File: config.mk
export PLATFORM = sky130hd
export DESIGN_NAME = top
export DESIGN_NICKNAME = top
export VERILOG_FILES = /design/flow/design.v
export SDC_FILE = /design/flow/constraint.sdc
export NUM_CORES = 4
export LEC_CHECK = 0
export ABC_AREA = 1
export CAP_MARGIN = 5
export CELL_PAD_IN_SITES_DETAIL_PLACEMENT = 2
export CELL_PAD_IN_SITES_GLOBAL_PLACEMENT = 2
export CORE_ASPECT_RATIO = 0.88
export CORE_MARGIN = 2
export CORE_UTILIZATION = 40
export CTS_CLUSTER_DIAMETER = 129
export CTS_CLUSTER_SIZE = 24
export GPL_ROUTABILITY_DRIVEN = 0
export GPL_TIMING_DRIVEN = 1
export HOLD_SLACK_MARGIN = -0.01
export MAX_ROUTING_LAYER = met4
export SLEW_MARGIN = 20
export TNS_END_PERCENT = 55
File: design.v
module controller (
    input logic clk,
    input logic reset,
    output logic load_sreg,
    output logic transmit_pixel,
    output logic [5:0] pixel,
    output logic [4:0] frame
);
    localparam TRANSMIT_FRAME       = 1'b0;
    localparam IDLE                 = 1'b1;
    localparam [2:0] READ_CH_VALS   = 3'b001;
    localparam [2:0] LOAD_SREG      = 3'b010;
    localparam [2:0] TRANSMIT_PIXEL = 3'b100;
    localparam [8:0] TRANSMIT_CYCLES    = 9'd360;        
    localparam [22:0] IDLE_CYCLES       = 23'd2400;
    logic state;
    logic next_state;
    logic [2:0] transmit_phase;
    logic [2:0] next_transmit_phase;
    logic [5:0] pixel_counter;
    logic [4:0] frame_counter;
    logic [8:0] transmit_counter;
    logic [22:0] idle_counter;
    logic transmit_pixel_done;
    logic idle_done;
    assign transmit_pixel_done = (transmit_counter == TRANSMIT_CYCLES - 1);
    assign idle_done = (idle_counter == IDLE_CYCLES - 1);
    always_ff @(posedge clk) begin
        if (reset) begin
            state <= TRANSMIT_FRAME;
            transmit_phase <= READ_CH_VALS;
        end
        else begin
            state <= next_state;
            transmit_phase <= next_transmit_phase;
        end
    end
    always_comb begin
        next_state = state;
        case (state)
            TRANSMIT_FRAME:
                if ((pixel_counter == 6'd63) && (transmit_pixel_done))
                    next_state = IDLE;
                else
                    next_state = TRANSMIT_FRAME;
            IDLE:
                if (idle_done)
                    next_state = TRANSMIT_FRAME;
                else
                    next_state = IDLE;
        endcase
    end
    always_comb begin
        next_transmit_phase = READ_CH_VALS;
        if (state == TRANSMIT_FRAME) begin
            case (transmit_phase)
                READ_CH_VALS:
                    next_transmit_phase = LOAD_SREG;
                LOAD_SREG:
                    next_transmit_phase = TRANSMIT_PIXEL;
                TRANSMIT_PIXEL:
                    next_transmit_phase = transmit_pixel_done ? READ_CH_VALS : TRANSMIT_PIXEL;
                default: ;
            endcase
        end
    end
    always_ff @(posedge clk) begin
        if (reset) begin
            pixel_counter <= 6'd0;
        end
        else if ((state == TRANSMIT_FRAME) && transmit_pixel_done) begin
            pixel_counter <= pixel_counter + 1;
        end
    end
    always_ff @(posedge clk) begin
        if (reset) begin
            frame_counter <= 5'd0;
        end
        else if (idle_done) begin
            frame_counter <= frame_counter + 1;
        end
    end
    always_ff @(posedge clk) begin
        if (reset) begin
            transmit_counter <= 9'd0;
        end
        else if (transmit_phase == TRANSMIT_PIXEL) begin
            transmit_counter <= transmit_counter + 1;
        end
        else begin
            transmit_counter <= 9'd0;
        end
    end
    always_ff @(posedge clk) begin
        if (reset) begin
            idle_counter <= 23'd0;
        end
        else if (state == IDLE) begin
            idle_counter <= idle_counter + 1;
        end
        else begin
            idle_counter <= 23'd0;
        end
    end
    assign pixel = pixel_counter;
    assign frame = frame_counter;
    assign load_sreg = (transmit_phase == LOAD_SREG);
    assign transmit_pixel = (transmit_phase == TRANSMIT_PIXEL);
endmodule
module ws2812b(
    input logic clk,
    input logic reset,
    input logic serial_in,
    input logic transmit,
    output logic ws2812b_out,
    output logic shift
);
    localparam IDLE = 1'b0;
    localparam TRANSMITTING = 1'b1;
    localparam T0_CYCLE_COUNT = 4'd5;
    localparam T1_CYCLE_COUNT = 4'd10;
    localparam MAX_CYCLE_COUNT = 4'd15;
    logic state;
    logic [3:0] cycle_count;
    logic bit_being_sent;
    always_ff @(posedge clk) begin
        if (reset) begin
            state <= IDLE;
            cycle_count <= 4'd0;
            bit_being_sent <= 1'b0;
        end
        else begin
            case (state)
                IDLE:
                    if (transmit == 1'b1) begin
                        state <= TRANSMITTING;
                        cycle_count <= 4'd0;
                        bit_being_sent <= serial_in;
                    end
                TRANSMITTING:
                    if (transmit == 1'b0) begin
                        state <= IDLE;
                    end
                    else if (cycle_count == MAX_CYCLE_COUNT - 1) begin
                        cycle_count <= 4'd0;
                        bit_being_sent <= serial_in;
                    end
                    else begin
                        cycle_count <= cycle_count + 1;
                    end
                default:
                    state <= IDLE;
            endcase
        end
    end
    always_comb begin
        if (state == TRANSMITTING)
            if (bit_being_sent == 1'b0)
                ws2812b_out = (cycle_count < T0_CYCLE_COUNT);
            else
                ws2812b_out = (cycle_count < T1_CYCLE_COUNT);
        else
            ws2812b_out = 1'b0;
    end
    assign shift = (state == TRANSMITTING) && (cycle_count == 4'd0);
endmodule
module rules (
    input logic clk,
    input logic reset,
    input logic step,            
    input logic [127:0] initial_pattern,
    output logic [127:0] grid    
);
    logic [127:0] next_grid;
    always_ff @(posedge clk) begin
        if (reset) begin
            grid <= initial_pattern;
        end
        else if (step) begin
            grid <= next_grid;
        end
    end
    function automatic int neighbors(input int row, input int col, input logic [127:0] g);
        int living;
        int r, c, nr, nc, idx;
        living = 0;
            for (nr = -1; nr <= 1; nr++) begin  
                for (nc = -1; nc <= 1; nc++) begin  
                    if (!(nr == 0 && nc == 0)) begin  
                        r = (row + nr + 8) % 8;  
                        c = (col + nc + 8) % 8;  
                        idx = r * 8 + c;  
                        if (g[2*idx +: 2] == 2'b11) living++;  
                    end
                end
            end
        neighbors =  living;  
    endfunction
generate;
    genvar ir, ic;
    for (ir=0; ir<8; ir++) begin  
        for (ic=0; ic<8; ic++) begin  
            localparam int index = ir * 8 + ic;  
            int living_neighbors;
            always_comb begin
                living_neighbors = neighbors(ir, ic, grid); 
                if (grid[2*index +: 2] == 2'b11) begin  
                    if (living_neighbors == 2 || living_neighbors==3) begin
                        next_grid[2*index +: 2] = 2'b11;
                    end
                    else begin
                        next_grid[2*index +: 2] = 2'b01;
                    end
                end
                else if (grid[2*index +: 2] == 2'b01) begin  
                    if (living_neighbors == 3) begin
                        next_grid[2*index +: 2] = 2'b11;
                    end
                    else begin
                        next_grid[2*index +: 2] = 2'b10;
                    end
                end
                else if (grid[2*index +: 2] == 2'b10) begin  
                    if (living_neighbors == 3) begin
                        next_grid[2*index +: 2] = 2'b11;
                    end
                    else begin
                        next_grid[2*index +: 2] = 2'b00;
                    end
                end
                else  begin  
                    if (living_neighbors == 3) begin
                        next_grid[2*index +: 2] = 2'b11;
                    end
                    else begin
                        next_grid[2*index +: 2] = 2'b00;
                    end
                end
            end
        end
    end
endgenerate
endmodule
module top(
    input logic         clk,
    input logic         SW,          
    input logic [63:0]  pattern,     
    output logic        _48b         
);
    logic [127:0] grid;
    logic [127:0] initial_pattern;
    logic step_game;
    logic reset;
    logic [23:0] shift_reg;
    logic shift;
    logic ws2812b_out;
    logic [5:0] pixel;
    logic load_sreg;
    logic transmit_pixel;
    logic [4:0] frame;
    logic [4:0] last_frame;
    localparam [23:0] OFF     = 24'h000000;
    localparam [23:0] RED     = 24'h00FF00;
    localparam [23:0] GREEN   = 24'hFF0000;
    localparam [23:0] BLUE    = 24'h0000FF;
    genvar gi;
    generate
        for (gi = 0; gi < 64; gi++) begin : g_init
            assign initial_pattern[2*gi +: 2] = pattern[gi] ? 2'b11 : 2'b00;
        end
    endgenerate
    assign reset = ~SW;
    rules u3 (
        .clk(clk),
        .reset(reset),
        .step(step_game),
        .initial_pattern(initial_pattern),
        .grid(grid)  
    );
    ws2812b u4 (
        .clk            (clk),
        .reset          (reset),
        .serial_in      (shift_reg[23]),
        .transmit       (transmit_pixel),
        .ws2812b_out    (ws2812b_out),
        .shift          (shift)
    );
    controller u5 (
        .clk            (clk),
        .reset          (reset),
        .load_sreg      (load_sreg),
        .transmit_pixel (transmit_pixel),
        .pixel          (pixel),
        .frame          (frame)
    );
    always_ff @(posedge clk) begin
        if (reset)
            last_frame <= 5'd0;
        else
            last_frame <= frame;
    end
    assign step_game = (frame != last_frame);  
    always_ff @(posedge clk) begin
        if (reset) begin
            shift_reg <= OFF;
        end
        else if (load_sreg) begin
            if (grid[2*pixel +: 2] == 2'b11) begin  
                shift_reg <= GREEN;
            end
            else if (grid[2*pixel +: 2] == 2'b01) begin  
                shift_reg <= BLUE;
            end
            else if (grid[2*pixel +: 2] == 2'b10) begin  
                shift_reg <= RED;
            end
            else begin  
                shift_reg <= OFF;
            end
        end
        else if (shift) begin
            shift_reg <= { shift_reg[22:0], 1'b0 };
        end
    end
    assign _48b = ws2812b_out;
endmodule
File: run.sh
#!/bin/bash
# the make line also repeats each setting of config.mk as NAME=value (left out here)
make -C /OpenROAD-flow-scripts/flow DESIGN_CONFIG=/design/flow/config.mk WORK_HOME=/design/flow/orfs CLKGATE_MAP_FILE= finish
File: constraint.sdc
create_clock -name core_clock -period 4.51 [get_ports {clk}]
set_input_delay 0.9020 -clock core_clock [delete_from_list [all_inputs] [get_ports {clk}]]
set_output_delay 0.9020 -clock core_clock [all_outputs]
set_load 0.01 [all_outputs]
==> run_results.csv, run 1 <==
group,metric,value,unit
status,status,"aborted with a tool error",
status,flow.stopped_at,"detailed placement",
status,error_line,"[ERROR DPL-0033] detailed placement checks failed during check placement.",
logic_synthesis,yosys_area,41800,µm²
logic_synthesis,syn_inst,7657,
logic_synthesis,yosys.area.top_type,"nand2_1",
logic_synthesis,async_flop_share,0,%
logic_synthesis,mux_share,0,%
die,die_h,307,µm
logic_synthesis,synth_area,41800,µm²
logic_synthesis,synth-xor-area-share,3.13,%
logic_synthesis,ys_sh_adder,11.6,%
logic_synthesis,flop_cell,"edfxtp_1",
die,die_w,349,µm
die,core,104000,µm²
logic_synthesis,synthAoiAreaFrac,8.81,%
logic_synthesis,postSynthAreaPerCell,5.46,µm²
die,chipArea,107000,µm²
logic_synthesis,ys_sh_simple,50.1,%
logic_synthesis,top_cells_by_area,"nand2_1 27%, ha_1 12%, inv_1 9.3%, edfxtp_1 9.2%, nand3_1 9.1%",
logic_synthesis,top_cell_area_share,27.1,%
logic_synthesis,top_cell,"nand2_1",
logic_synthesis,post_synth_most_frequent_cells,"3018 x nand2_1, 1038 x inv_1, 764 x nand3_1",
logic_synthesis,yosysCellCount,7657,
logic_synthesis,fp_nets,8111,
logic_synthesis,ys_warn_count,4,
place,io_buffers,66,
logic_synthesis,synth.logic.top_family,"simple AND/OR/NAND/NOR gates",
die,core_util_floorplan,40.2,%
logic_synthesis,edf_count,128,
logic_synthesis,synth-seq-cells,210,
die,ios,67,
logic_synthesis,synthDistinctLibCells,59,
die,num_rows,111,
logic_synthesis,ys_seq_share,13.1,%
through the flow:
| stage | setup slack, ns | setup TNS, ns | hold slack, ns | cell area [µm²] |
|---|---|---|---|---|
| 3_3_place_gp | -0.251 | -1.66 | 0.396 | 47100 |
| 2_1_floorplan | -0.562 | -18.68 | 0.394 | 41800 |
==> run 2, diff against run 1 <==
Settings changed: CAP_MARGIN 5 to 20, CELL_PAD_IN_SITES_DETAIL_PLACEMENT 2 to default, CELL_PAD_IN_SITES_GLOBAL_PLACEMENT 2 to default, CORE_ASPECT_RATIO 0.88 to 1.12, CORE_UTILIZATION 40 to 68, CTS_CLUSTER_DIAMETER 129 to default, CTS_CLUSTER_SIZE 24 to 34, GPL_ROUTABILITY_DRIVEN 0 to default, HOLD_SLACK_MARGIN -0.01 to default, MAX_ROUTING_LAYER met4 to default, PLACE_DENSITY_LB_ADDON from default to 0.27, SETUP_SLACK_MARGIN from default to 0.84, TNS_END_PERCENT 55 to 30.
Clock period 4.51 ns to 3.28 ns, I/O delays scaled along.
==> run_results.csv, run 2 <==
group,metric,value,unit
status,status,"aborted with a tool error",
status,flow.stopped_at,"clock tree synthesis",
status,error_line,"[ERROR DPL-0033] detailed placement checks failed during check placement.",
logic_synthesis,mux_share,0,%
logic_synthesis,post_synth_most_frequent_cells,"3018 x nand2_1, 1038 x inv_1, 764 x nand3_1",
die,num_rows,96,
logic_synthesis,syn_inst,7657,
logic_synthesis,edf_count,128,
die,die_w,238,µm
die,ios,67,
place,place_hpwl,125000,µm
place,pre_cts_ws,-1.35,ns
logic_synthesis,synth.logic.top_family,"simple AND/OR/NAND/NOR gates",
logic_synthesis,synthDistinctLibCells,59,
logic_synthesis,synth-xor-area-share,3.13,%
die,core_util_floorplan,68.5,%
place,routabilityCongestion,0.990,
logic_synthesis,synth-seq-cells,210,
die,chipArea,63500,µm²
logic_synthesis,top_cell,"nand2_1",
logic_synthesis,ys_seq_share,13.1,%
logic_synthesis,flop_cell,"edfxtp_1",
die,core,61000,µm²
logic_synthesis,synth_area,41800,µm²
logic_synthesis,ys_sh_simple,50.1,%
logic_synthesis,ys_warn_count,4,
logic_synthesis,yosysCellCount,7657,
logic_synthesis,yosys.area.top_type,"nand2_1",
logic_synthesis,top_cell_area_share,27.1,%
die,die_h,266,µm
logic_synthesis,ys_sh_adder,11.6,%
logic_synthesis,fp_nets,8111,
place,io_buffers,66,
logic_synthesis,synthAoiAreaFrac,8.81,%
logic_synthesis,postSynthAreaPerCell,5.46,µm²
logic_synthesis,yosys_area,41800,µm²
place,placed_cell_area,53400,µm²
logic_synthesis,async_flop_share,0,%
logic_synthesis,top_cells_by_area,"nand2_1 27%, ha_1 12%, inv_1 9.3%, edfxtp_1 9.2%, nand3_1 9.1%",
-- run 2: per-stage QoR --
step | utilization [%] | hold slack (ns) | cells | setup TNS [ns]
detailed placement | 87.6 | 0.405 | 9614 | -148.97
global placement | 87.6 | 0.397 | 9614 | -120.31
floorplan | - | 0.394 | 7657 | -135.46
==> run 3, diff against run 2 <==
Settings changed: ABC_AREA 1 to default, CAP_MARGIN 20 to 5, CORE_ASPECT_RATIO 1.12 to default, CORE_UTILIZATION 68 to 72, GPL_TIMING_DRIVEN 1 to default, PLACE_DENSITY from default to 0.67, PLACE_DENSITY_LB_ADDON 0.27 to default, SETUP_SLACK_MARGIN 0.84 to default, TNS_END_PERCENT 30 to default.
Clock period 3.28 ns to 4.66 ns, I/O delays scaled along.
==> run_results.csv, run 3 <==
group,metric,value,unit
die,ios,67,
logic_synthesis,syn_inst,5300,
logic_synthesis,top_cell_area_share,11.6,%
place,placed_cells,6315,
global_route,globalRoute.totalOverflow,39,
logic_synthesis,edf_count,128,
logic_synthesis,post_synth_most_frequent_cells,"550 x nand2_1, 481 x xnor2_1, 388 x ha_1",
logic_synthesis,postSynthAreaPerCell,7.92,µm²
status,error_line,"[ERROR GRT-0232] Routing congestion too high. Check the congestion heatmap in the GUI.",
logic_synthesis,yosys_area,42000,µm²
place,place_hpwl,108000,µm
die,die_h,245,µm
logic_synthesis,ys_seq_share,13.1,%
place,placed_cell_area,48000,µm²
die,die_w,245,µm
status,status,"aborted with a tool error",
place,routabilityCongestion,1.01,
logic_synthesis,yosys.area.top_type,"ha_1",
logic_synthesis,synthAoiAreaFrac,18.9,%
place,io_buffers,66,
logic_synthesis,async_flop_share,0,%
logic_synthesis,synth-seq-cells,210,
logic_synthesis,fp_nets,5754,
logic_synthesis,ys_sh_adder,11.6,%
logic_synthesis,flop_cell,"edfxtp_1",
die,num_rows,88,
clocking,clock_sinks,210,
die,core_util_floorplan,72.7,%
clocking,clk_path_buf_depth,3,
logic_synthesis,synth.logic.top_family,"simple AND/OR/NAND/NOR gates",
logic_synthesis,synth_area,42000,µm²
clocking,root_buffer,"clkbuf_16",
clocking,cts_htree_levels,1,
logic_synthesis,top_cell,"nand2_1",
logic_synthesis,top_cells_by_area,"ha_1 12%, xnor2_1 10%, edfxtp_1 9.2%, xnor3_1 6.3%, nand2_1 4.9%",
logic_synthesis,mux_share,5.39,%
logic_synthesis,synthDistinctLibCells,100,
logic_synthesis,ys_warn_count,4,
logic_synthesis,yosysCellCount,5300,
logic_synthesis,synth-xor-area-share,21.2,%
die,chipArea,60200,µm²
global_route,grt_usage,80.1,%
place,pre_cts_ws,-0.270,ns
logic_synthesis,ys_sh_simple,23.5,%
clocking,cts_buffers,28,
die,core,57700,µm²
status,flow.stopped_at,"global routing",
[run 3: per-stage QoR]
| stage | setup TNS, ns | hold slack, ns |
|---|---|---|
| 2_1_floorplan | -6.25 | 0.406 |
| 3_3_place_gp | -0.00735 | 0.413 |
| 3_5_place_dp | -4.73 | 0.426 |
| 4_1_cts | -0.162 | 0.429 |
[run 3: timing repair]
action | CTS
pin swaps | 55
gates resized | 133
setup buffers | 42
endpoints found under the hold margin | 0
setup endpoints to repair | 85
hold buffers | 0
[run 3: routing by layer]
metal / GRT usage [%] / GRT overflow
met5: 39.1 / 1
met2: 95.6 / 8
met3: 67.3 / 6
met4: 78.8 / 23
met1: 79.4 / 1
==> run 4, diff against run 3 <==
Settings changed: CAP_MARGIN 5 to 20, CELL_PAD_IN_SITES_DETAIL_PLACEMENT from default to 1, CORE_UTILIZATION 72 to 63, CTS_CLUSTER_SIZE 34 to default, GPL_ROUTABILITY_DRIVEN from default to 1, MIN_ROUTING_LAYER from default to met2, PLACE_DENSITY 0.67 to default, PLACE_DENSITY_LB_ADDON from default to 0.08, SLEW_MARGIN 20 to 10.
Clock period 4.66 ns to 8.43 ns, I/O delays scaled along.
==> run_results.csv, run 4 <==
group,metric,value,unit
logic_synthesis,ys_warn_count,4,
die,core_util_floorplan,63.7,%
global_route,globalRoute.totalOverflow,947,
logic_synthesis,synth-xor-area-share,21.2,%
logic_synthesis,ys_seq_share,13.1,%
clocking,clock_sinks,210,
logic_synthesis,syn_inst,5300,
logic_synthesis,yosysCellCount,5300,
logic_synthesis,top_cell,"nand2_1",
logic_synthesis,synth-seq-cells,210,
logic_synthesis,ys_sh_simple,23.5,%
logic_synthesis,mux_share,5.39,%
die,ios,67,
logic_synthesis,post_synth_most_frequent_cells,"550 x nand2_1, 481 x xnor2_1, 388 x ha_1",
clocking,cts_htree_levels,2,
die,core,65900,µm²
place,placed_cells,5982,
die,die_w,262,µm
global_route,grt_usage,92.6,%
logic_synthesis,synthDistinctLibCells,100,
place,routabilityCongestion,1.06,
status,status,"aborted with a tool error",
logic_synthesis,ys_sh_adder,11.6,%
logic_synthesis,edf_count,128,
die,num_rows,94,
clocking,clk_path_buf_depth,3,
place,io_buffers,66,
clocking,cts_buffers,34,
place,place_hpwl,127000,µm
clocking,hold_buffers,0,
logic_synthesis,synth_area,42000,µm²
logic_synthesis,yosys.area.top_type,"ha_1",
logic_synthesis,fp_nets,5754,
clocking,post-cts-setup-buffers,0,
logic_synthesis,synth.logic.top_family,"simple AND/OR/NAND/NOR gates",
die,chipArea,68700,µm²
logic_synthesis,top_cells_by_area,"ha_1 12%, xnor2_1 10%, edfxtp_1 9.2%, xnor3_1 6.3%, nand2_1 4.9%",
logic_synthesis,synthAoiAreaFrac,18.9,%
die,die_h,262,µm
logic_synthesis,async_flop_share,0,%
logic_synthesis,top_cell_area_share,11.6,%
logic_synthesis,postSynthAreaPerCell,7.92,µm²
logic_synthesis,flop_cell,"edfxtp_1",
place,pre_cts_ws,1.63,ns
logic_synthesis,yosys_area,42000,µm²
status,error_line,"[ERROR GRT-0116] Global routing finished with congestion. Check the congestion regions in the DRC Viewer.",
status,flow.stopped_at,"global routing",
clocking,postCtsResizedCells,0,
place,placed_cell_area,43100,µm²
clocking,root_buffer,"clkbuf_16",
-- run 4: metal layers --
metal,track usage [%],GRT overflow
met5,84.0,101
met4,83.6,230
met3,98.1,435
met2,93.6,181
met1,-,-
-- run 4: per-stage QoR --
stage                     hold WS (ns)
after floorplan                  0.406
after global placement           0.408
after detailed placement         0.446
after CTS                        0.477
==> run 5, diff against run 4 <==
Settings changed: CELL_PAD_IN_SITES_DETAIL_PLACEMENT 1 to default, CORE_UTILIZATION 63 to 72, CTS_CLUSTER_SIZE from default to 54, GPL_ROUTABILITY_DRIVEN 1 to default, HOLD_SLACK_MARGIN from default to 0.3, MIN_ROUTING_LAYER met2 to default, PLACE_DENSITY from default to 0.78, PLACE_DENSITY_LB_ADDON 0.08 to default, SETUP_SLACK_MARGIN from default to -0.54, SLEW_MARGIN 10 to 20.
Clock period 8.43 ns to 7.44 ns, I/O delays scaled along.
==> run_results.csv, run 5 <==
group,metric,value,unit
finish,syn_to_final_growth,4.75,%
clocking,root_buffer,"clkbuf_16",
die,chipArea,60200,µm²
setup_path,cp.buffers_inverters,1,
final_timing,tightest_slew,1.15,ns
finish,logic_area,33900,µm²
setup_path,cp-start-kind,"flop",
finish,final_area,44000,µm²
logic_synthesis,top_cell_area_share,11.6,%
logic_synthesis,synthAoiAreaFrac,18.9,%
die,num_rows,88,
logic_synthesis,synth-xor-area-share,21.2,%
clocking,cts_tree,"yes",
clocking,clk_path_buf_depth,3,
run,cap_violations,0,
logic_synthesis,synthDistinctLibCells,100,
final_timing,slew_headroom,23.2,%
drt,wl_met3,16000,µm
run,warning_count,28,
setup_path,path_class,"reg -> reg",
status,status,"complete, no violations",
global_route,first_global_vias,38662,
logic_synthesis,edf_count,128,
logic_synthesis,postSynthAreaPerCell,7.92,µm²
logic_synthesis,async_flop_share,0,%
logic_synthesis,yosysCellCount,5300,
drt,via_count,41544,
setup_path,cp.arrival,6.51,ns
final_timing,fin_crit,6.17,ns
drt,vias_per_cell,6.98,
final_timing,max_freq,0.162,GHz
setup_path,crit_path_end,"u3.grid[30]$_DFFE_PP_",
setup_path,cp_max_fo,20,
setup_path,startpoint,"u3.grid[12]$_DFFE_PP_",
setup_path,max_stage_delay,0.68,ns
place,routabilityCongestion,0.974,
final_timing,maxSlewViolCount,0,
global_route,antenna_found_initial,1,
drt,antenna_cells,0,
clocking,postCtsResizedCells,0,
global_route,grt_usage,43.1,%
hold_path,hold_depth,1,
place,place_hpwl,96600,µm
setup_path,cp_slowest_cell,"and2_1",
place,placed_cells,5903,
clocking,clock_sinks,210,
setup_path,end_kind,"flop",
place,io_buffers,66,
logic_synthesis,top_cells_by_area,"ha_1 12%, xnor2_1 10%, edfxtp_1 9.2%, xnor3_1 6.3%, nand2_1 4.9%",
logic_synthesis,post_synth_most_frequent_cells,"550 x nand2_1, 481 x xnor2_1, 388 x ha_1",
logic_synthesis,syn_inst,5300,
drt,route.detailed.wl_per_inst,22.5,µm
logic_synthesis,ys_seq_share,13.1,%
setup_path,r2r_cells,20,
setup_path,path_delay_family,"adder cells",
finish,layout.cells.non_filler,5952,
logic_synthesis,mux_share,5.39,%
setup_path,rr_endpoint,"u3.grid[30]$_DFFE_PP_",
drt,dr.pass1.iters,8,
clocking,cts_buffers,28,
setup_path,worst-path-stages,20,
die,core_util_floorplan,72.7,%
finish,n_fill_cell,4521,
drt,drc,0,
clocking,clkTransAtPathRegs,0.06,ns
drt,wl,134000,µm
die,core,57700,µm²
drt,topRoutingLayerUsed,"met4",
logic_synthesis,yosys_area,42000,µm²
final_timing,hold_violations,0,
logic_synthesis,ys_warn_count,4,
hold_path,hold_class,"reg -> reg",
die,die_h,245,µm
drt,wl_met2,57500,µm
finish,nNetsFinal,5622,
global_route,globalRoute.totalOverflow,0,
die,die_w,245,µm
setup_path,regToRegSetupSlack,1.27,ns
clocking,hold_buffers,0,
hold_path,whs_endpoint,"u5.transmit_phase[2]$_DFF_P_",
place,placed_cell_area,43100,µm²
logic_synthesis,ys_sh_simple,23.5,%
setup_path,r2r-start,"u3.grid[12]$_DFFE_PP_",
logic_synthesis,fp_nets,5754,
die,ios,67,
setup_path,required,7.77,ns
logic_synthesis,flop_cell,"edfxtp_1",
clocking,cts_htree_levels,1,
final_timing,fin_skew,0.0362,ns
setup_path,cp_cell_sequence,"and2_1 > inv_2 > ha_1 > xnor2_1 > ha_1 > nand2b_1 > and2_1 > ha_1 > and3_1 > a31o_2 > ha_1 > mux2_2 > ha_1 > and3_1 > xor2_1 > xnor2_1 > xnor2_1 > a32o_1 > a32oi_1 > o21ai_0",
logic_synthesis,synth_area,42000,µm²
logic_synthesis,top_cell,"nand2_1",
logic_synthesis,ys_sh_adder,11.6,%
drt,m1WireLength,51700,µm
final_timing,rsz0062_at_grt,"false",
finish,seq_area,5490,µm²
final_timing,timing.final.crit_share,83.0,%
clocking,post-cts-setup-buffers,0,
logic_synthesis,yosys.area.top_type,"ha_1",
logic_synthesis,synth-seq-cells,210,
global_route,grt_max_degree,70,
final_timing,fin_setup_tns,0,ns
drt,first_iter_violations,4221,
logic_synthesis,synth.logic.top_family,"simple AND/OR/NAND/NOR gates",
clocking,clock_latency,0.64,ns
final_timing,setup_viol,0,
setup_path,cp_common_cell,"ha_1",
drt,ant_nets,0,
global_route,grt_pass1_wl,208000,µm
hold_path,min-delay-start,"u5.transmit_phase[0]$_DFF_P_",
[run 5: per-stage QoR]
| step | util, % | worst slack (ns) | hold slack [ns] |
|---|---|---|---|
| after floorplan | - | 0.544 | 0.406 |
| after global placement | 74.7 | 1.61 | 0.410 |
| after detailed placement | 74.7 | 1.41 | 0.417 |
| after CTS | 76.2 | 1.39 | 0.432 |
| after global routing | 76.2 | 0.868 | 0.447 |
| final | 76.2 | 1.27 | 0.428 |
[run 5: cell type report]
class                      count  area share [%]
timing repair buffer         189            3.61
sequential                   210            12.5
clock inverter                13           0.239
clock buffer                  36            1.73
multi-input combinational   4419            77.0
tap                          765            2.18
inverter                     320            2.75
[run 5: metal layers]
| metal | vias up | GRT usage (%) |
|---|---|---|
| met2 | 2463 | 68.3 |
| met3 | 512 | 7.28 |
| met1 | 19366 | 55.9 |
| li1 | 19203 | - |
| met4 | 0 | 24.0 |
| met5 | - | 0 |
==> run 6, diff against run 5 <==
Settings changed: ABC_AREA from default to 1, CORE_ASPECT_RATIO from default to 1.12, CORE_MARGIN 2 to 7, CORE_UTILIZATION 72 to 64, CTS_CLUSTER_SIZE 54 to 34, GPL_TIMING_DRIVEN from default to 1, HOLD_SLACK_MARGIN 0.3 to default, PLACE_DENSITY 0.78 to default, PLACE_DENSITY_LB_ADDON from default to 0.27, SETUP_SLACK_MARGIN -0.54 to 1.57, TNS_END_PERCENT from default to 30.
Clock period 7.44 ns to 5.77 ns, I/O delays scaled along.
==> run_results.csv, run 6 <==
group,metric,value,unit
die,core_util_floorplan,65.0,%
logic_synthesis,synth-seq-cells,210,
global_route,globalRoute.totalOverflow,1001,
logic_synthesis,top_cells_by_area,"nand2_1 27%, ha_1 12%, inv_1 9.3%, edfxtp_1 9.2%, nand3_1 9.1%",
die,die_w,255,µm
logic_synthesis,synthDistinctLibCells,59,
die,chipArea,72700,µm²
logic_synthesis,top_cell_area_share,27.1,%
clocking,root_buffer,"clkbuf_16",
logic_synthesis,mux_share,0,%
logic_synthesis,async_flop_share,0,%
place,pre_cts_ws,0.760,ns
clocking,clock_sinks,210,
status,error_line,"[ERROR GRT-0232] Routing congestion too high. Check the congestion heatmap in the GUI.",
clocking,clk_path_buf_depth,3,
place,placed_cells,8429,
place,io_buffers,66,
logic_synthesis,fp_nets,8111,
status,flow.stopped_at,"global routing",
die,die_h,284,µm
logic_synthesis,top_cell,"nand2_1",
logic_synthesis,synthAoiAreaFrac,8.81,%
clocking,cts_htree_levels,1,
clocking,cts_buffers,28,
logic_synthesis,ys_warn_count,4,
logic_synthesis,postSynthAreaPerCell,5.46,µm²
logic_synthesis,synth.logic.top_family,"simple AND/OR/NAND/NOR gates",
logic_synthesis,yosys.area.top_type,"nand2_1",
place,routabilityCongestion,0.958,
die,core,64300,µm²
logic_synthesis,synth-xor-area-share,3.13,%
logic_synthesis,edf_count,128,
die,num_rows,98,
logic_synthesis,post_synth_most_frequent_cells,"3018 x nand2_1, 1038 x inv_1, 764 x nand3_1",
logic_synthesis,syn_inst,7657,
place,place_hpwl,94700,µm
logic_synthesis,synth_area,41800,µm²
logic_synthesis,yosys_area,41800,µm²
logic_synthesis,yosysCellCount,7657,
logic_synthesis,flop_cell,"edfxtp_1",
status,status,"aborted with a tool error",
global_route,grt_usage,82.7,%
die,ios,67,
logic_synthesis,ys_sh_adder,11.6,%
logic_synthesis,ys_sh_simple,50.1,%
logic_synthesis,ys_seq_share,13.1,%
==> run 6: layer usage <==
layer | overflow | GRT usage (%)
met5 | 11 | 51.7
met4 | 317 | 86.6
met3 | 74 | 74.3
met2 | 561 | 94.6
met1 | 38 | 79.0
==> run 6: repair_timing <==
| item | in CTS |
|---|---|
| hold buffers | 0 |
| gates cloned | 23 |
| gates resized | 821 |
| pin swaps | 601 |
| setup buffers | 639 |
| setup endpoints to repair | 128 |
==> run 6: stage by stage <==
step / instance area (µm²) / util [%]
CTS: 53100 / 82.6
floorplan: 42300 / -
detailed placement: 43300 / 67.4
global placement: 43300 / 67.4
==> run 7, diff against run 6 <==
Settings changed: CORE_UTILIZATION 64 to 51, SETUP_SLACK_MARGIN 1.57 to default.
Clock period 5.77 ns to 3.72 ns, I/O delays scaled along.
==> run_results.csv, run 7 <==
group,metric,value,unit
clocking,clock_sinks,210,
logic_synthesis,ys_seq_share,13.1,%
final_timing,rsz0062_at_grt,"true",
setup_path,path_class,"reg -> reg",
run,cap_violations,0,
final_timing,setup_viol,128,
global_route,first_global_vias,55029,
hold_path,whs_endpoint,"u5.transmit_phase[2]$_DFF_P_",
clocking,cts_htree_levels,1,
die,ios,67,
final_timing,hold_violations,0,
clocking,clock_latency,0.64,ns
logic_synthesis,fp_nets,8111,
finish,post-route-util,77.8,%
setup_path,startpoint,"u3.grid[29]$_DFFE_PP_",
finish,n_fill_cell,5188,
setup_path,rr_endpoint,"u3.grid[46]$_DFFE_PP_",
setup_path,path_delay_family,"simple AND/OR/NAND/NOR gates",
hold_path,min-delay-start,"u5.transmit_phase[0]$_DFF_P_",
final_timing,maxSlewViolCount,0,
logic_synthesis,synth-seq-cells,210,
final_timing,setup_slack,-1.16,ns
run,warning_count,30,
setup_path,end_kind,"flop",
setup_path,max_stage_delay,0.43,ns
final_timing,hold_ws,0.414,ns
clocking,clkTransAtPathRegs,0.08,ns
logic_synthesis,ys_warn_count,4,
place,routabilityCongestion,0.922,
place,place_hpwl,110000,µm
logic_synthesis,top_cells_by_area,"nand2_1 27%, ha_1 12%, inv_1 9.3%, edfxtp_1 9.2%, nand3_1 9.1%",
global_route,grt_max_degree,71,
final_timing,slew_headroom,32.5,%
logic_synthesis,yosysCellCount,7657,
clocking,root_buffer,"clkbuf_16",
die,core,80800,µm²
setup_path,crit_path_end,"u3.grid[46]$_DFFE_PP_",
die,num_rows,110,
final_timing,tightest_slew,1.01,ns
final_timing,timing.final.crit_share,131,%
finish,nNetsFinal,9674,
logic_synthesis,flop_cell,"edfxtp_1",
logic_synthesis,top_cell_area_share,27.1,%
logic_synthesis,syn_inst,7657,
setup_path,required,4.10,ns
setup_path,cp_slowest_cell,"edfxtp_1",
logic_synthesis,postSynthAreaPerCell,5.46,µm²
hold_path,hold_depth,2,
setup_path,cp.arrival,5.26,ns
global_route,antenna_found_initial,5,
drt,wl,193000,µm
drt,drc,0,
status,so.violations,"negative setup slack",
drt,ant_nets,0,
global_route,globalRoute.totalOverflow,0,
hold_path,hold_class,"reg -> reg",
global_route,grt_pass1_wl,258000,µm
drt,vias_per_cell,5.89,
setup_path,r2r_cells,32,
final_timing,fin_skew,0.0320,ns
logic_synthesis,synth_area,41800,µm²
drt,first_iter_violations,7088,
setup_path,cp_max_fo,4,
setup_path,cp_common_cell,"nand2_1",
global_route,grt_usage,33.8,%
setup_path,cp-start-kind,"flop",
final_timing,max_freq,0.205,GHz
drt,via_count,60652,
logic_synthesis,post_synth_most_frequent_cells,"3018 x nand2_1, 1038 x inv_1, 764 x nand3_1",
logic_synthesis,top_cell,"nand2_1",
place,pre_cts_ws,-0.770,ns
clocking,cts_buffers,28,
logic_synthesis,yosys.area.top_type,"nand2_1",
logic_synthesis,ys_sh_simple,50.1,%
die,chipArea,90200,µm²
logic_synthesis,ys_sh_adder,11.6,%
die,die_h,317,µm
setup_path,r2r-start,"u3.grid[29]$_DFFE_PP_",
logic_synthesis,synth-xor-area-share,3.13,%
setup_path,regToRegSetupSlack,-1.16,ns
logic_synthesis,edf_count,128,
logic_synthesis,synthAoiAreaFrac,8.81,%
logic_synthesis,yosys_area,41800,µm²
setup_path,worst-path-stages,32,
logic_synthesis,synth.logic.top_family,"simple AND/OR/NAND/NOR gates",
clocking,clk_path_buf_depth,3,
logic_synthesis,async_flop_share,0,%
finish,syn_to_final_growth,50.5,%
logic_synthesis,synthDistinctLibCells,59,
setup_path,cp.buffers_inverters,7,
final_timing,fin_crit,4.88,ns
drt,dr.pass1.iters,17,
clocking,cts_tree,"yes",
logic_synthesis,mux_share,0,%
status,status,"complete, but fails checks",
drt,route.detailed.wl_per_inst,18.7,µm
place,io_buffers,66,
die,core_util_floorplan,51.7,%
die,die_w,284,µm
run 7: per-layer routing:
metal	up-vias	share of wire, %	GRT usage, %
li1	27379	-	-
met5	-	0.0067	0
met3	1870	12	5.18
met1	27133	33	36.9
met2	4268	44	60.1
met4	2	11	23.7
run 7: area by class of cell:
| class | instances | area (µm²) | area share, % |
|---|---|---|---|
| Timing Repair Buffer | 1783 | 14000 | 22.3 |
| Sequential cell | 210 | 5490 | 8.73 |
| Tap cell | 1064 | 1330 | 2.12 |
| Antenna cell | 3 | 7.51 | 0.0119 |
| Clock buffer | 33 | 741 | 1.18 |
| Multi-Input combinational cell | 6079 | 36900 | 58.6 |
| Inverter | 1118 | 4270 | 6.78 |
| Clock inverter | 16 | 159 | 0.253 |
run 7: timing repair:
| action | CTS | global route |
|---|---|---|
| setup buffers | 486 | 117 |
| setup endpoints to repair | 128 | 128 |
| hold buffers | 0 | 0 |
| endpoints found under the hold margin | 0 | 0 |
| pin swaps | 563 | 500 |
| gates resized | 605 | 673 |
run 7: metrics by stage:
stage                     setup TNS, ns  cell area [µm²]  instances
after global placement           -67.73            52300       9696
after CTS                        -61.51            59400      10220
final                            -80.79            62900      10306
after global routing            -103.76            62900      10303
after floorplan                  -79.14            43300       7657
after detailed placement         -78.85            52300       9696
==> run 8, diff against run 7 <==
Settings changed: ABC_AREA 1 to default, CORE_ASPECT_RATIO 1.12 to default, CORE_MARGIN 7 to 2, CORE_UTILIZATION 51 to 64, CTS_CLUSTER_SIZE 34 to default, GPL_TIMING_DRIVEN 1 to default, PLACE_DENSITY_LB_ADDON 0.27 to default, SETUP_SLACK_MARGIN from default to 1.3, TNS_END_PERCENT 30 to default.
Clock period 3.72 ns to 6.75 ns, I/O delays scaled along.
==> run_results.csv, run 8 <==
group,metric,value,unit
status,status,"complete, no violations",
logic_synthesis,synth-seq-cells,210,
logic_synthesis,post_synth_most_frequent_cells,"550 x nand2_1, 481 x xnor2_1, 388 x ha_1",
logic_synthesis,ys_sh_adder,11.6,%
setup_path,path_delay_family,"adder cells",
setup_path,crit_path_end,"u3.grid[7]$_DFFE_PP_",
final_timing,max_freq,0.188,GHz
clocking,clock_sinks,210,
die,chipArea,67600,µm²
logic_synthesis,syn_inst,5300,
finish,post-route-util,72.5,%
global_route,antenna_found_initial,0,
drt,route.detailed.wl_per_inst,22.5,µm
die,die_w,260,µm
place,io_buffers,66,
global_route,globalRoute.totalOverflow,0,
logic_synthesis,synth_area,42000,µm²
logic_synthesis,fp_nets,5754,
logic_synthesis,top_cell,"nand2_1",
setup_path,r2r-start,"u3.grid[119]$_DFFE_PP_",
die,core_util_floorplan,64.9,%
final_timing,fin_crit,5.32,ns
logic_synthesis,top_cells_by_area,"ha_1 12%, xnor2_1 10%, edfxtp_1 9.2%, xnor3_1 6.3%, nand2_1 4.9%",
logic_synthesis,synthAoiAreaFrac,18.9,%
final_timing,fin_skew,0.0242,ns
logic_synthesis,flop_cell,"edfxtp_1",
die,core,64700,µm²
run,cap_violations,0,
logic_synthesis,synth-xor-area-share,21.2,%
setup_path,cp.arrival,5.78,ns
logic_synthesis,yosysCellCount,5300,
drt,antenna_cells,0,
final_timing,timing.final.crit_share,78.8,%
global_route,grt_usage,39.4,%
final_timing,maxSlewViolCount,0,
drt,drc,0,
global_route,grt_max_degree,72,
hold_path,min-delay-start,"u5.transmit_phase[0]$_DFF_P_",
finish,nNetsFinal,5859,
place,routabilityCongestion,0.974,
hold_path,whs_endpoint,"u5.transmit_phase[2]$_DFF_P_",
finish,syn_to_final_growth,11.8,%
setup_path,end_kind,"flop",
logic_synthesis,yosys_area,42000,µm²
setup_path,cp.buffers_inverters,4,
drt,vias_per_cell,6.75,
clocking,cts_htree_levels,1,
setup_path,startpoint,"u3.grid[119]$_DFFE_PP_",
logic_synthesis,ys_sh_simple,23.5,%
logic_synthesis,async_flop_share,0,%
setup_path,required,7.21,ns
clocking,clk_path_buf_depth,3,
setup_path,r2r_cells,27,
die,die_h,260,µm
setup_path,path_class,"reg -> reg",
logic_synthesis,mux_share,5.39,%
setup_path,cp_slowest_cell,"edfxtp_1",
drt,wl,141000,µm
logic_synthesis,top_cell_area_share,11.6,%
clocking,clkTransAtPathRegs,0.07,ns
run,warning_count,29,
clocking,cts_tree,"yes",
setup_path,cp_common_cell,"ha_1",
final_timing,setup_viol,0,
drt,via_count,42347,
setup_path,regToRegSetupSlack,1.43,ns
die,num_rows,93,
place,place_hpwl,99200,µm
drt,ant_nets,0,
clocking,clock_latency,0.63,ns
setup_path,rr_endpoint,"u3.grid[7]$_DFFE_PP_",
logic_synthesis,ys_warn_count,4,
global_route,grt_pass1_wl,211000,µm
clocking,root_buffer,"clkbuf_16",
setup_path,cp-start-kind,"flop",
logic_synthesis,synth.logic.top_family,"simple AND/OR/NAND/NOR gates",
drt,dr.pass1.iters,8,
final_timing,tightest_slew,1.17,ns
logic_synthesis,yosys.area.top_type,"ha_1",
logic_synthesis,ys_seq_share,13.1,%
logic_synthesis,synthDistinctLibCells,100,
hold_path,hold_depth,1,
final_timing,hold_violations,0,
logic_synthesis,edf_count,128,
setup_path,worst-path-stages,27,
final_timing,fin_setup_tns,0,ns
final_timing,rsz0062_at_grt,"true",
global_route,first_global_vias,38125,
die,ios,67,
final_timing,slew_headroom,21.7,%
clocking,cts_buffers,30,
drt,first_iter_violations,4020,
logic_synthesis,postSynthAreaPerCell,7.92,µm²
setup_path,max_stage_delay,0.47,ns
hold_path,hold_class,"reg -> reg",
setup_path,cp_max_fo,9,
clocking,hold_buffers,0,
run 8: metrics by stage:
step | setup WS, ns | area, µm² | hold slack (ns) | cells
2_1_floorplan | 1.30 | 42000 | 0.406 | 5300
3_3_place_gp | 1.22 | 43600 | 0.409 | 6041
3_5_place_dp | 1.08 | 43600 | 0.419 | 6041
4_1_cts | 1.30 | 44600 | 0.433 | 6097
5_1_grt | 1.05 | 46900 | 0.447 | 6274
6_report | 1.43 | 46900 | 0.436 | 6274
run 8: area by class of cell:
class	instances	area [µm²]
multi-input combinational	4419	34500
fill	5216	17800
sequential	210	5490
timing repair buffer	422	3650
inverter	320	1300
tap	855	1070
clock buffer	34	786
clock inverter	12	104
timing repair inverter	2	13.8
run 8: timing repair:
item,4_1_cts,5_1_grt
endpoints found under the setup margin,25,119
gates cloned,0,4
pin swaps,0,30
gates resized,15,257
setup buffers,10,173
run 8: layer usage:
layer	routed length [µm]	global-route usage, %
met1	56500	52.0
met2	62700	63.9
met3	15100	5.75
met4	7040	17.7
met5	0	0
==> run 9, diff against run 8 <==
Settings changed: ABC_AREA from default to 1, CORE_ASPECT_RATIO from default to 0.89, CORE_UTILIZATION 64 to 72, CTS_CLUSTER_SIZE from default to 34, GPL_TIMING_DRIVEN from default to 1, PLACE_DENSITY from default to 0.38, SETUP_SLACK_MARGIN 1.3 to default, TNS_END_PERCENT from default to 30.
Clock period 6.75 ns to 2.38 ns, I/O delays scaled along.
==> run_results.csv, run 9 <==
group,metric,value,unit
logic_synthesis,synth-xor-area-share,3.13,%
die,num_rows,83,
logic_synthesis,fp_nets,8111,
logic_synthesis,mux_share,0,%
logic_synthesis,top_cell,"nand2_1",
logic_synthesis,ys_sh_adder,11.6,%
die,core_util_floorplan,72.6,%
logic_synthesis,post_synth_most_frequent_cells,"3018 x nand2_1, 1038 x inv_1, 764 x nand3_1",
place,io_buffers,66,
logic_synthesis,yosysCellCount,7657,
logic_synthesis,syn_inst,7657,
logic_synthesis,top_cells_by_area,"nand2_1 27%, ha_1 12%, inv_1 9.3%, edfxtp_1 9.2%, nand3_1 9.1%",
place,place_hpwl,140000,µm
die,core,57500,µm²
logic_synthesis,synth_area,41800,µm²
status,flow.stopped_at,"clock tree synthesis",
status,status,"aborted with a tool error",
logic_synthesis,top_cell_area_share,27.1,%
logic_synthesis,flop_cell,"edfxtp_1",
logic_synthesis,synth-seq-cells,210,
status,error_line,"[ERROR DPL-0038] Utilization greater than 100%, impossible to legalize",
logic_synthesis,synthAoiAreaFrac,8.81,%
logic_synthesis,yosys_area,41800,µm²
logic_synthesis,ys_warn_count,4,
die,ios,67,
die,die_w,259,µm
logic_synthesis,synthDistinctLibCells,59,
logic_synthesis,async_flop_share,0,%
logic_synthesis,postSynthAreaPerCell,5.46,µm²
logic_synthesis,ys_sh_simple,50.1,%
logic_synthesis,edf_count,128,
die,chipArea,60000,µm²
logic_synthesis,ys_seq_share,13.1,%
logic_synthesis,synth.logic.top_family,"simple AND/OR/NAND/NOR gates",
die,die_h,231,µm
place,routabilityCongestion,0.975,
logic_synthesis,yosys.area.top_type,"nand2_1",
run 9: through the flow:
stage | hold WS, ns | setup WS, ns | instances | area (µm²)
2_1_floorplan | 0.394 | -2.03 | 7657 | 43400
3_3_place_gp | 0.395 | -1.93 | 9702 | 54300
3_5_place_dp | 0.438 | -2.33 | 9702 | 54300
==> run 10, diff against run 9 <==
Settings changed: CORE_ASPECT_RATIO 0.89 to 1.12, CORE_MARGIN 2 to 7, CORE_UTILIZATION 72 to 63, GPL_TIMING_DRIVEN 1 to 0, PLACE_DENSITY 0.38 to default, PLACE_DENSITY_LB_ADDON from default to 0.27.
Clock period 2.38 ns to 4.33 ns, I/O delays scaled along.
==> run_results.csv, run 10 <==
group,metric,value,unit
logic_synthesis,yosysCellCount,7657,
logic_synthesis,ys_warn_count,4,
status,status,"aborted with a tool error",
status,flow.stopped_at,"global routing",
logic_synthesis,top_cell,"nand2_1",
clocking,hold_buffers,0,
clocking,cts_htree_levels,1,
logic_synthesis,synthAoiAreaFrac,8.81,%
logic_synthesis,post_synth_most_frequent_cells,"3018 x nand2_1, 1038 x inv_1, 764 x nand3_1",
clocking,clock_sinks,210,
clocking,root_buffer,"clkbuf_16",
logic_synthesis,synth-seq-cells,210,
logic_synthesis,yosys.area.top_type,"nand2_1",
place,io_buffers,65,
die,num_rows,99,
logic_synthesis,synth-xor-area-share,3.13,%
die,core,65400,µm²
clocking,clk_path_buf_depth,3,
logic_synthesis,top_cells_by_area,"nand2_1 27%, ha_1 12%, inv_1 9.3%, edfxtp_1 9.2%, nand3_1 9.1%",
place,placed_cells,8583,
logic_synthesis,postSynthAreaPerCell,5.46,µm²
die,die_w,257,µm
place,pre_cts_ws,-1.90,ns
die,chipArea,73800,µm²
logic_synthesis,fp_nets,8111,
logic_synthesis,syn_inst,7657,
logic_synthesis,synth.logic.top_family,"simple AND/OR/NAND/NOR gates",
logic_synthesis,edf_count,128,
logic_synthesis,synthDistinctLibCells,59,
logic_synthesis,mux_share,0,%
logic_synthesis,yosys_area,41800,µm²
status,error_line,"[ERROR GRT-0232] Routing congestion too high. Check the congestion heatmap in the GUI.",
global_route,globalRoute.totalOverflow,2053,
logic_synthesis,flop_cell,"edfxtp_1",
logic_synthesis,top_cell_area_share,27.1,%
logic_synthesis,ys_seq_share,13.1,%
die,die_h,287,µm
logic_synthesis,synth_area,41800,µm²
logic_synthesis,ys_sh_adder,11.6,%
clocking,cts_buffers,28,
place,routabilityCongestion,1.04,
global_route,grt_usage,89.7,%
logic_synthesis,ys_sh_simple,50.1,%
place,place_hpwl,115000,µm
die,core_util_floorplan,63.9,%
logic_synthesis,async_flop_share,0,%
die,ios,67,
run 10: layer usage:
| layer | overflow | global-route usage [%] |
|---|---|---|
| met4 | 579 | 95.5 |
| met3 | 99 | 83.4 |
| met2 | 1280 | 102 |
| met5 | 24 | 60.3 |
| met1 | 71 | 83.8 |
run 10: stage by stage:
stage               utilization [%]  instance area (µm²)
floorplan                         -                41800
global placement               66.5                43500
detailed placement             66.7                43600
CTS                            85.6                56000
run 10: timing repair:
item | 4_1_cts
endpoints found under the setup margin | 128
pin swaps | 673
cloned | 0
endpoints found under the hold margin | 0
gates resized | 1260
buffers inserted | 816
==> run 11, diff against run 10 <==
Settings changed: ABC_AREA 1 to default, CAP_MARGIN 20 to 35, CELL_PAD_IN_SITES_GLOBAL_PLACEMENT from default to 0, CORE_ASPECT_RATIO 1.12 to 0.8, CORE_MARGIN 7 to 2, CORE_UTILIZATION 63 to 37, CTS_CLUSTER_SIZE 34 to default, GPL_ROUTABILITY_DRIVEN from default to 0, PLACE_DENSITY_LB_ADDON 0.27 to 0.16, SETUP_SLACK_MARGIN from default to -0.8, SLEW_MARGIN 20 to 10, TNS_END_PERCENT 30 to default.
Clock period 4.33 ns to 11.7 ns, I/O delays scaled along.
==> run_results.csv, run 11 <==
group,metric,value,unit
logic_synthesis,yosysCellCount,5300,
logic_synthesis,flop_cell,"edfxtp_1",
setup_path,r2r_cells,29,
status,status,"complete, no violations",
logic_synthesis,ys_seq_share,13.1,%
final_timing,slew_headroom,28.3,%
clocking,cts_buffers,34,
place,place_hpwl,150000,µm
logic_synthesis,edf_count,128,
setup_path,path_delay_family,"buffers and inverters",
logic_synthesis,ys_warn_count,4,
global_route,grt_max_degree,42,
logic_synthesis,synth-seq-cells,210,
final_timing,tightest_slew,1.08,ns
setup_path,end_kind,"flop",
hold_path,hold_class,"reg -> reg",
logic_synthesis,post_synth_most_frequent_cells,"550 x nand2_1, 481 x xnor2_1, 388 x ha_1",
clocking,postCtsResizedCells,0,
global_route,grt_usage,32.3,%
logic_synthesis,ys_sh_adder,11.6,%
drt,first_iter_violations,5986,
logic_synthesis,mux_share,5.39,%
logic_synthesis,ys_sh_simple,23.5,%
place,io_buffers,66,
drt,ant_nets,0,
finish,seq_area,5490,µm²
die,num_rows,110,
setup_path,cp_common_cell,"ha_1",
logic_synthesis,synth-xor-area-share,21.2,%
final_timing,rsz0062_at_grt,"false",
drt,vias_per_cell,6.33,
clocking,clock_latency,0.61,ns
logic_synthesis,synthAoiAreaFrac,18.9,%
clocking,cts_tree,"yes",
logic_synthesis,synth.logic.top_family,"simple AND/OR/NAND/NOR gates",
run,warning_count,26,
logic_synthesis,syn_inst,5300,
setup_path,cp-start-kind,"flop",
drt,via_count,44293,
finish,syn_to_final_growth,10.7,%
setup_path,required,12.03,ns
final_timing,timing.final.crit_share,70.2,%
final_timing,maxSlewViolCount,0,
setup_path,startpoint,"u3.grid[120]$_DFFE_PP_",
logic_synthesis,fp_nets,5754,
drt,dr.pass1.iters,8,
clocking,clk_path_buf_depth,3,
clocking,hold_buffers,0,
finish,logic_area,33900,µm²
drt,drc,0,
logic_synthesis,yosys_area,42000,µm²
logic_synthesis,synth_area,42000,µm²
hold_path,hold_depth,1,
final_timing,fin_crit,8.22,ns
setup_path,cp_max_fo,10,
logic_synthesis,synthDistinctLibCells,100,
final_timing,fin_skew,0.0277,ns
setup_path,path_class,"reg -> reg",
global_route,antenna_found_initial,6,
drt,wl,196000,µm
global_route,globalRoute.totalOverflow,0,
die,chipArea,116000,µm²
finish,n_fill_cell,11496,
setup_path,max_stage_delay,0.76,ns
final_timing,max_freq,0.122,GHz
setup_path,worst-path-stages,29,
logic_synthesis,yosys.area.top_type,"ha_1",
die,die_h,305,µm
logic_synthesis,async_flop_share,0,%
final_timing,setup_viol,0,
setup_path,crit_path_end,"u3.grid[9]$_DFFE_PP_",
logic_synthesis,postSynthAreaPerCell,7.92,µm²
die,ios,67,
logic_synthesis,top_cells_by_area,"ha_1 12%, xnor2_1 10%, edfxtp_1 9.2%, xnor3_1 6.3%, nand2_1 4.9%",
hold_path,whs_endpoint,"u5.transmit_phase[2]$_DFF_P_",
die,core_util_floorplan,37.3,%
die,core,112000,µm²
run,cap_violations,0,
die,die_w,381,µm
clocking,clkTransAtPathRegs,0.06,ns
global_route,grt_pass1_wl,278000,µm
logic_synthesis,top_cell,"nand2_1",
clocking,clock_sinks,210,
setup_path,cp.buffers_inverters,6,
drt,route.detailed.wl_per_inst,28.1,µm
setup_path,rr_endpoint,"u3.grid[9]$_DFFE_PP_",
clocking,post-cts-setup-buffers,0,
clocking,cts_htree_levels,2,
hold_path,min-delay-start,"u5.transmit_phase[0]$_DFF_P_",
final_timing,hold_ws,0.430,ns
final_timing,hold_violations,0,
logic_synthesis,top_cell_area_share,11.6,%
clocking,root_buffer,"clkbuf_16",
setup_path,r2r-start,"u3.grid[120]$_DFFE_PP_",
setup_path,regToRegSetupSlack,3.48,ns
finish,nNetsFinal,5911,
setup_path,cp.arrival,8.55,ns
global_route,first_global_vias,39448,
setup_path,cp_slowest_cell,"clkbuf_1",
run 11: area by class of cell:
type | count | area share (%)
clock inverter | 20 | 0.318
tap | 1512 | 4.07
sequential | 210 | 11.8
clock buffer | 39 | 1.94
buffer | 351 | 3.16
inverter | 320 | 2.59
antenna | 8 | 0.0431
timing repair buffer | 121 | 3.16
multi-input combinational | 4419 | 72.9
run 11: metal layers:
metal / share of wire [%] / GRT usage [%] / wire length (µm)
met4: 3.9 / 11.2 / 7660
met3: 13 / 9.93 / 26400
met2: 40 / 45.8 / 77800
met1: 43 / 45.8 / 84600
met5: 0.0066 / 0 / 13
run 11: through the flow:
step | std cells | utilization [%] | instance area, µm² | worst slack, ns | setup TNS (ns)
3_3_place_gp | 6878 | 39.6 | 44500 | -5.48 | -699.62
6_report | 7000 | 41.3 | 46400 | 3.48 | 0
3_5_place_dp | 6921 | 40.2 | 45200 | 3.85 | 0
2_1_floorplan | 5300 | - | 42000 | 3.95 | 0
5_1_grt | 6992 | 41.3 | 46400 | 3.17 | 0
4_1_cts | 6980 | 41.2 | 46300 | 3.83 | 0
==> run 12, diff against run 11 <==
Settings changed: ABC_AREA from default to 0, CAP_MARGIN 35 to 20, CELL_PAD_IN_SITES_GLOBAL_PLACEMENT 0 to default, CORE_ASPECT_RATIO 0.8 to 1.12, CORE_UTILIZATION 37 to 71, CTS_CLUSTER_SIZE from default to 34, GPL_ROUTABILITY_DRIVEN 0 to default, GPL_TIMING_DRIVEN 0 to 1, MAX_ROUTING_LAYER from default to met4, PLACE_DENSITY from default to 0.64, PLACE_DENSITY_LB_ADDON 0.16 to default, SETUP_SLACK_MARGIN -0.8 to 1.43, SLEW_MARGIN 10 to 20, TNS_END_PERCENT from default to 100.
Clock period 11.7 ns to 5.0 ns, I/O delays scaled along.
==> run_results.csv, run 12 <==
group,metric,value,unit
status,status,"aborted with a tool error",
status,flow.stopped_at,"global routing",
status,error_line,"[ERROR GRT-0232] Routing congestion too high. Check the congestion heatmap in the GUI.",
logic_synthesis,yosys_area,42000,µm²
place,io_buffers,66,
logic_synthesis,flop_cell,"edfxtp_1",
logic_synthesis,synthAoiAreaFrac,18.9,%
logic_synthesis,synthDistinctLibCells,100,
logic_synthesis,ys_sh_adder,11.6,%
die,die_w,234,µm
logic_synthesis,ys_seq_share,13.1,%
logic_synthesis,ys_sh_simple,23.5,%
clocking,root_buffer,"clkbuf_16",
logic_synthesis,ys_warn_count,4,
logic_synthesis,fp_nets,5754,
logic_synthesis,mux_share,5.39,%
clocking,clock_sinks,210,
place,placed_cell_area,46000,µm²
logic_synthesis,yosysCellCount,5300,
logic_synthesis,synth_area,42000,µm²
logic_synthesis,synth-xor-area-share,21.2,%
die,core_util_floorplan,71.6,%
logic_synthesis,postSynthAreaPerCell,7.92,µm²
logic_synthesis,synth-seq-cells,210,
logic_synthesis,top_cell,"nand2_1",
clocking,cts_htree_levels,1,
clocking,cts_buffers,28,
logic_synthesis,syn_inst,5300,
place,routabilityCongestion,1.03,
place,place_hpwl,105000,µm
global_route,globalRoute.totalOverflow,4878,
logic_synthesis,edf_count,128,
die,die_h,261,µm
die,num_rows,94,
die,chipArea,61100,µm²
logic_synthesis,top_cell_area_share,11.6,%
logic_synthesis,synth.logic.top_family,"simple AND/OR/NAND/NOR gates",
logic_synthesis,async_flop_share,0,%
logic_synthesis,post_synth_most_frequent_cells,"550 x nand2_1, 481 x xnor2_1, 388 x ha_1",
clocking,clk_path_buf_depth,3,
global_route,grt_usage,105,%
die,ios,67,
die,core,58600,µm²
logic_synthesis,yosys.area.top_type,"ha_1",
logic_synthesis,top_cells_by_area,"ha_1 12%, xnor2_1 10%, edfxtp_1 9.2%, xnor3_1 6.3%, nand2_1 4.9%",
-- run 12: layer usage --
metal | overflow | global-route usage, %
met5 | - | -
met2 | 3568 | 129
met1 | 189 | 93.7
met4 | 838 | 111
met3 | 283 | 87.8
-- run 12: per-stage QoR --
step / worst slack, ns / std cells
floorplan: 0.0393 / 5300
CTS: 0.103 / 6351
detailed placement: -0.0254 / 6132
global placement: 0.150 / 6132
-- run 12: what timing repair did --
action | in CTS
hold buffers | 0
gates resized | 342
endpoints found under the setup margin | 152
pin swaps | 168
setup buffers | 169
==> run 13, diff against run 12 <==
Settings changed: ABC_AREA 0 to 1, CORE_ASPECT_RATIO 1.12 to default, CORE_UTILIZATION 71 to 68, CTS_CLUSTER_DIAMETER from default to 400, CTS_CLUSTER_SIZE 34 to default, GPL_TIMING_DRIVEN 1 to default, MAX_ROUTING_LAYER met4 to default, PLACE_DENSITY 0.64 to default, SETUP_SLACK_MARGIN 1.43 to default, TNS_END_PERCENT 100 to default.
Clock period 5.0 ns to 4.86 ns, I/O delays scaled along.
==> run_results.csv, run 13 <==
group,metric,value,unit
logic_synthesis,fp_nets,8111,
hold_path,min-delay-start,"u5.transmit_phase[0]$_DFF_P_",
drt,route.detailed.wl_per_inst,14.9,µm
final_timing,fin_skew,0.0117,ns
final_timing,maxSlewViolCount,0,
logic_synthesis,top_cell_area_share,27.1,%
die,core,60600,µm²
place,place_hpwl,95000,µm
drt,wl,128000,µm
final_timing,timing.final.crit_share,96.1,%
place,io_buffers,66,
logic_synthesis,ys_sh_simple,50.1,%
setup_path,r2r-start,"u3.grid[14]$_DFFE_PP_",
logic_synthesis,yosys_area,41800,µm²
setup_path,path_delay_family,"simple AND/OR/NAND/NOR gates",
logic_synthesis,synth_area,41800,µm²
clocking,cts_htree_levels,1,
hold_path,whs_endpoint,"u5.transmit_phase[2]$_DFF_P_",
final_timing,max_freq,0.214,GHz
logic_synthesis,async_flop_share,0,%
logic_synthesis,top_cells_by_area,"nand2_1 27%, ha_1 12%, inv_1 9.3%, edfxtp_1 9.2%, nand3_1 9.1%",
global_route,antenna_found_initial,1,
setup_path,r2r_cells,31,
final_timing,tightest_slew,1.04,ns
drt,dr.pass1.iters,8,
finish,syn_to_final_growth,10.9,%
clocking,cts_buffers,29,
global_route,first_global_vias,43028,
status,status,"complete, no violations",
logic_synthesis,yosys.area.top_type,"nand2_1",
logic_synthesis,synthDistinctLibCells,59,
setup_path,startpoint,"u3.grid[14]$_DFFE_PP_",
finish,nNetsFinal,8231,
logic_synthesis,postSynthAreaPerCell,5.46,µm²
setup_path,max_stage_delay,0.48,ns
die,core_util_floorplan,69.0,%
setup_path,cp_slowest_cell,"edfxtp_1",
clocking,clock_sinks,210,
logic_synthesis,syn_inst,7657,
drt,first_iter_violations,3790,
die,ios,67,
die,die_w,252,µm
logic_synthesis,ys_seq_share,13.1,%
global_route,grt_usage,38.4,%
final_timing,fin_setup_tns,0,ns
clocking,root_buffer,"clkbuf_16",
die,num_rows,90,
final_timing,slew_headroom,30.4,%
logic_synthesis,ys_sh_adder,11.6,%
run,warning_count,29,
logic_synthesis,synth-seq-cells,210,
logic_synthesis,synthAoiAreaFrac,8.81,%
logic_synthesis,synth-xor-area-share,3.13,%
clocking,clk_path_buf_depth,3,
global_route,globalRoute.totalOverflow,0,
final_timing,hold_violations,0,
die,chipArea,63500,µm²
logic_synthesis,ys_warn_count,4,
clocking,hold_buffers,0,
logic_synthesis,post_synth_most_frequent_cells,"3018 x nand2_1, 1038 x inv_1, 764 x nand3_1",
hold_path,hold_class,"reg -> reg",
clocking,cts_tree,"yes",
setup_path,cp_max_fo,3,
die,die_h,252,µm
logic_synthesis,edf_count,128,
clocking,clock_latency,0.62,ns
drt,ant_nets,0,
setup_path,cp-start-kind,"flop",
final_timing,fin_crit,4.67,ns
logic_synthesis,mux_share,0,%
setup_path,cp_common_cell,"nand2_2",
final_timing,rsz0062_at_grt,"true",
setup_path,cp.arrival,5.04,ns
logic_synthesis,top_cell,"nand2_1",
setup_path,crit_path_end,"u3.grid[31]$_DFFE_PP_",
drt,drc,0,
final_timing,setup_viol,0,
run,cap_violations,0,
setup_path,regToRegSetupSlack,0.19,ns
setup_path,rr_endpoint,"u3.grid[31]$_DFFE_PP_",
logic_synthesis,synth.logic.top_family,"simple AND/OR/NAND/NOR gates",
finish,post-route-util,76.5,%
setup_path,cp.buffers_inverters,6,
drt,vias_per_cell,5.64,
setup_path,end_kind,"flop",
logic_synthesis,flop_cell,"edfxtp_1",
hold_path,hold_depth,2,
clocking,clkTransAtPathRegs,0.06,ns
global_route,grt_pass1_wl,202000,µm
logic_synthesis,yosysCellCount,7657,
setup_path,required,5.23,ns
place,routabilityCongestion,0.940,
setup_path,worst-path-stages,31,
drt,via_count,48382,
setup_path,path_class,"reg -> reg",
global_route,grt_max_degree,84,
-- run 13: per-layer routing --
layer | up-vias | part of all wire, % | track usage, %
met2 | 1939 | 45 | 65.0
met3 | 459 | 10 | 5.29
met5 | - | 0.012 | 0
li1 | 24532 | - | -
met4 | 2 | 5.5 | 17.9
met1 | 21450 | 40 | 48.3
-- run 13: area by class of cell --
class	count	area [µm²]
multi-input combinational	6079	31800
fill	5217	14200
sequential	210	5490
inverter	1118	4210
timing repair buffer	339	2910
tap	782	978
clock buffer	36	793
clock inverter	17	146
antenna	1	2.50
-- run 13: through the flow --
| stage | setup WS, ns | std cells | hold WS, ns | area [µm²] |
|---|---|---|---|---|
| 2_1_floorplan | 0.00303 | 7657 | 0.394 | 41800 |
| 3_3_place_gp | 0.163 | 8434 | 0.398 | 43500 |
| 3_5_place_dp | 0.0723 | 8434 | 0.403 | 43500 |
| 4_1_cts | 0.0450 | 8487 | 0.408 | 44400 |
| 5_1_grt | -0.108 | 8581 | 0.416 | 46300 |
| 6_report | 0.191 | 8582 | 0.405 | 46400 |
-- run 13: repair_timing --
action                                  in CTS  in global routing
gates resized                                0                295
endpoints found under the setup margin       0                114
buffers inserted                             0                 92
